// jericalla_evolucion
module jericalla_evolucion(
    input  wire        clk,
    input  wire        reset,
    input  wire [6:0]  cantidad_instrucciones,
    output wire [6:0]  imem_addr,
    input  wire [18:0] imem_data,
    output reg  [31:0] data_out,
    output reg         zf,
    output reg         valid,
    output wire        done
);
export LEC_CHECK = 0
export CAP_MARGIN = 20
export CORE_ASPECT_RATIO = 0.96
export CORE_MARGIN = 2
export CORE_UTILIZATION = 65
export CTS_CLUSTER_DIAMETER = 26
export GPL_ROUTABILITY_DRIVEN = 1
export GPL_TIMING_DRIVEN = 1
export HOLD_SLACK_MARGIN = 0.17
export MIN_ROUTING_LAYER = met1
export SETUP_SLACK_MARGIN = 3.07
export SLEW_MARGIN = 20
create_clock -name core_clock -period 11.0 [get_ports {clk}]
run.sh (not shown) runs the stock make flow with config.mk's settings and CLKGATE_MAP_FILE=.
Edit:
CORE_ASPECT_RATIO = default   (was 0.96)
CORE_UTILIZATION = 70   (was 65)
CTS_CLUSTER_DIAMETER = default   (was 26)
GPL_ROUTABILITY_DRIVEN = default   (was 1)
GPL_TIMING_DRIVEN = default   (was 1)
HOLD_SLACK_MARGIN = default   (was 0.17)
MIN_ROUTING_LAYER = default   (was met1)
SETUP_SLACK_MARGIN = default   (was 3.07)
clock period = 3.11 ns   (was 11.0 ns; I/O delays follow)
This time the run ran to the end with violations: negative setup slack.
Combinational power rose to 3.9 times its value.
Register-to-register slack loses 6.1 ns.
Clock-buffer cell count fell by 297.
Critical path depth rose by 2.
Sequential cell count does not change.
Edit:
CORE_ASPECT_RATIO = 0.96   (was default)
CORE_UTILIZATION = 72   (was 70)
CTS_CLUSTER_SIZE = 13   (was default)
GPL_ROUTABILITY_DRIVEN = 0   (was default)
GPL_TIMING_DRIVEN = 1   (was default)
HOLD_SLACK_MARGIN = 0.17   (was default)
MIN_ROUTING_LAYER = met1   (was default)
SETUP_SLACK_MARGIN = 0.54   (was default)
Outcome:
- The new run ran to the end with violations: negative setup slack
- total power increases slightly
- non-clock buffer count increases by 133
- setup slack gets worse by 0.31 ns
- global-route usage increases by 6.1 points
- critical path depth decreases by 1
- area after synthesis is unchanged
- core utilization increases by 4.2 points
- sequential share of layout area decreases by 1.2 points
- register-to-register slack gets worse by 0.31 ns
Edit:
ABC_AREA = 1   (was default)
CORE_ASPECT_RATIO = default   (was 0.96)
CTS_CLUSTER_SIZE = 87   (was 13)
GPL_ROUTABILITY_DRIVEN = default   (was 0)
GPL_TIMING_DRIVEN = default   (was 1)
HOLD_SLACK_MARGIN = default   (was 0.17)
MIN_ROUTING_LAYER = default   (was met1)
PLACE_DENSITY_LB_ADDON = 0.2   (was default)
SETUP_SLACK_MARGIN = default   (was 0.54)
After rerunning: The changed run finished but fails on negative setup slack; utilization decreases by 2.4 points; worst setup slack improved by 0.20 ns; worst hold slack is worse by 0.053 ns.

* * *

## build 96
Starting RTL as in the previous note.
Settings: LEC_CHECK=0, CAP_MARGIN=20, CORE_ASPECT_RATIO=0.96, CORE_MARGIN=2, CORE_UTILIZATION=65, GPL_ROUTABILITY_DRIVEN=1, GPL_TIMING_DRIVEN=1, HOLD_SLACK_MARGIN=0.17, MIN_ROUTING_LAYER=met1, SETUP_SLACK_MARGIN=-0.75, SLEW_MARGIN=20; clock period 11.3 ns.
Build 96 completed every stage of the flow, and the final layout passed the timing, design-rule and antenna checks.
Here is what was changed in the inputs of build 67 compared with build 96.
# build 96
export LEC_CHECK = 0
export CAP_MARGIN = 20
export CORE_ASPECT_RATIO = 0.96
export CORE_MARGIN = 2
export CORE_UTILIZATION = 65
export GPL_ROUTABILITY_DRIVEN = 1
export GPL_TIMING_DRIVEN = 1
export HOLD_SLACK_MARGIN = 0.17
export MIN_ROUTING_LAYER = met1
export SETUP_SLACK_MARGIN = -0.75
export SLEW_MARGIN = 20
create_clock -name core_clock -period 11.3 [get_ports {clk}]
# build 67
export LEC_CHECK = 0
export CAP_MARGIN = 20
export CORE_MARGIN = 2
export CORE_UTILIZATION = 40
export SLEW_MARGIN = 20
create_clock -name core_clock -period 5.6 [get_ports {clk}]
## What came out
Against build 96, build 67 reports a signal arrival time at the worst endpoint that is lower.
For combinational gate area, build 96 and build 67 come out practically identical.
Build 67 ended up with a higher area of the die than build 96 did.
Build 67: sequential share of power is 1.0 points lower than what build 96 reported.
Highest fanout seen on the critical path in build 67 is 30 below build 96.
The higher proportion of cell area occupied by registers of build 67 and build 96 is in build 96.
Build 67: antenna diode count higher than build 96
Diff build 96 -> build 67 | first-iteration DRC count | down by more than 10%
Lower final instance area among build 67 and build 96: build 96
[inputs] build 78 vs build 67
# build 67
export LEC_CHECK = 0
export CAP_MARGIN = 20
export CORE_MARGIN = 2
export CORE_UTILIZATION = 40
export SLEW_MARGIN = 20
create_clock -name core_clock -period 5.6 [get_ports {clk}]
# build 78
export LEC_CHECK = 0
export CAP_MARGIN = 20
export CORE_MARGIN = 2
export CORE_UTILIZATION = 72
export CTS_CLUSTER_SIZE = 13
export SLEW_MARGIN = 20
create_clock -name core_clock -period 3.11 [get_ports {clk}]
==> comparison <==
The layout from build 78, despite a flow that completed every stage, fails the layout checks, with the failing checks listed as negative setup slack.
Build 78 vs. build 67: number of buffers created by CTS decreased by 19 relative to the old numbers; net load switching power increased by 8100 uW relative to the old numbers; data required time at the worst endpoint decreased by 2.45 ns relative to the old numbers.
Total power, build 67 and build 78: larger value in build 78
Cell with the biggest individual delay on the critical path: sky130_fd_sc_hd__a2111o_1 -> build 78, sky130_fd_sc_hd__edfxtp_1 -> build 67
The following lists how build 54 was set up differently from build 78:
# build 78
export LEC_CHECK = 0
export CAP_MARGIN = 20
export CORE_MARGIN = 2
export CORE_UTILIZATION = 72
export CTS_CLUSTER_SIZE = 13
export SLEW_MARGIN = 20
create_clock -name core_clock -period 3.11 [get_ports {clk}]
# build 54
export LEC_CHECK = 0
export CAP_MARGIN = 20
export CORE_MARGIN = 2
export CORE_UTILIZATION = 57
export CTS_CLUSTER_DIAMETER = 46
export SLEW_MARGIN = 20
create_clock -name core_clock -period 7.86 [get_ports {clk}]
Notes after the runs:
Build 54: flow completed, timing, DRC and antenna clean. Compared with build 78, build 54 is more frugal on power. Diff build 78 -> build 54: number of cells traversed by the worst register-to-register path fell by 7, number of non-clock buffers now smaller, area enclosed by the die boundary higher. Looking at capturing instance or port of the critical path, the ram_inst.mem[3][30] result is from build 54; the resultado[28] one comes from build 78.
Power is estimated from default activity; no workload was simulated.
